== P ==
## Cinema
module Cinema(input [17:0]SW, input clk, input rst, output reg [17:0]LEDR , input [3:0]KEY, output [7:0]HEX0,
			  output [7:0]HEX4, output [7:0]HEX5, output [7:0]HEX6, output [7:0]HEX7, output [7:0]HEX1, output [7:0]HEX2, output [7:0]HEX3);
Size in the first run: about 2,500 cells after synthesis, about 190 flip-flops, about 17,000 µm² of cells after synthesis.
clock: 19.9 ns
lec_check: 0
abc_area: 1
cap_margin: 0
cell_pad_in_sites_global_placement: 1
core_aspect_ratio: 0.5
core_margin: 7
core_utilization: 61
cts_cluster_diameter: 247
cts_cluster_size: 98
max_routing_layer: met5
place_density: 0.35
slew_margin: 20
tns_end_percent: 10
run.sh (not shown) runs the stock make flow with config.mk's settings and CLKGATE_MAP_FILE=.
What Q does differently from P at the input level:
Settings: a change of CORE_MARGIN from 7 to 2; a deleted MAX_ROUTING_LAYER that had been met5; a deleted PLACE_DENSITY that had been 0.35; a change of CAP_MARGIN from 0 to 20; a deleted CTS_CLUSTER_DIAMETER that had been 247; a deleted CTS_CLUSTER_SIZE that had been 98; a deleted ABC_AREA that had been 1; a change of CORE_UTILIZATION from 61 to 43; a deleted CELL_PAD_IN_SITES_GLOBAL_PLACEMENT that had been 1; a deleted CORE_ASPECT_RATIO that had been 0.5; a deleted TNS_END_PERCENT that had been 10; a change of the clock period (ns, I/O delays scaled along) from 19.9 to 14.2.
## What came out
Although Q finished all stages, its layout failed final checks on negative setup slack.
Yosys stat chip area: P and Q compared, higher one is Q
Of P and Q, the lower routed wire length belongs to P.
Number of cells on the critical path came out lower on Q than on P.
Here is what was changed in the inputs of R compared with Q.
Settings: CTS_CLUSTER_SIZE: unset -> 98; CORE_UTILIZATION: 43 -> 72; CTS_CLUSTER_DIAMETER: unset -> 170; ABC_AREA: unset -> 1; the clock period (ns, I/O delays scaled along): 14.2 -> 13.0.
[summary]
- Tool error GRT-0232 stopped R during global routing; no final results.
- [compare] base=Q new=R: synthesized cell count rose 248.
- Delta(count of distinct cell types in the synthesized netlist, R - Q) < 0
- Placed standard-cell area (R vs. Q) decreases by a few percent
- Compared with Q, cell resize tally after clock tree synthesis in R increased slightly.
- Compared with Q, R improves post-placement worst setup slack.
- Area after synthesis sits lower in R than in Q.
- From Q to R the numbers moved as follows: area of the chip down 18,000 µm², overall die height went down.
## Diff of input files: S against R
Settings: CORE_UTILIZATION: 72 -> 61; CTS_CLUSTER_DIAMETER: 170 -> 324; ABC_AREA: 1 -> unset; the clock period (ns, I/O delays scaled along): 13.0 -> 14.2.
Results
Nothing crashed in S and all stages finished; the problem is that the final layout failed, the offending checks being negative setup slack. Die area in S is about 20% higher than in R. Chip area from the yosys synthesis statistics of S exceeds that of R by a few percent. Diff R -> S: pre-CTS setup slack fell 0.42 ns; synthesized cell count decreased by about 10% relative to the old numbers; instance area after placement +4.3%.

---

Setup of run 5:
Starting RTL as in the previous note.
export LEC_CHECK = 0
export CAP_MARGIN = 20
export CORE_MARGIN = 6
export CORE_UTILIZATION = 40
export CTS_CLUSTER_DIAMETER = 272
export CTS_CLUSTER_SIZE = 12
export HOLD_SLACK_MARGIN = 0.26
export PLACE_DENSITY_LB_ADDON = 0.06
export SLEW_MARGIN = 20
create_clock -name core_clock -period 20.0 [get_ports {clk}]
No stage failed in run 5, and the final checks on the layout all came back clean.
[inputs] run 1 vs run 5
- a deleted PLACE_DENSITY_LB_ADDON that had been 0.06
- a change of CTS_CLUSTER_SIZE from 12 to 56
- a deleted HOLD_SLACK_MARGIN that had been 0.26
- a deleted CTS_CLUSTER_DIAMETER that had been 272
- an added GPL_TIMING_DRIVEN of 0
- a change of CAP_MARGIN from 20 to 25
- a change of CORE_MARGIN from 6 to 2
- a change of the clock period (ns, I/O delays scaled along) from 20.0 to 15.8
- Of run 1 and run 5, run 5 shows the lower clock-buffer cell count, with run 1 above it.
- The pin count of the biggest net entering global routing of run 1 is lower than that of run 5.
- In the flow results for run 1 and run 5, the maximum single-stage delay on the critical path is larger on run 5.
- Diff run 5 -> run 1 | total length of routed met2 wires | up by a few percent
- Diff run 5..run 1 | Yosys chip area | negligible
- Run 1 against run 5: measured slew at the worst slew-check pin -0.13 ns, number of tap cells inserted went up 7.
- What the final checks of run 1 revealed, after a flow that finished every stage, was a layout that fails on setup timing.
- Final cell area: run 1 above run 5
- Against run 5, total length of routed wires in run 1 came out worse.
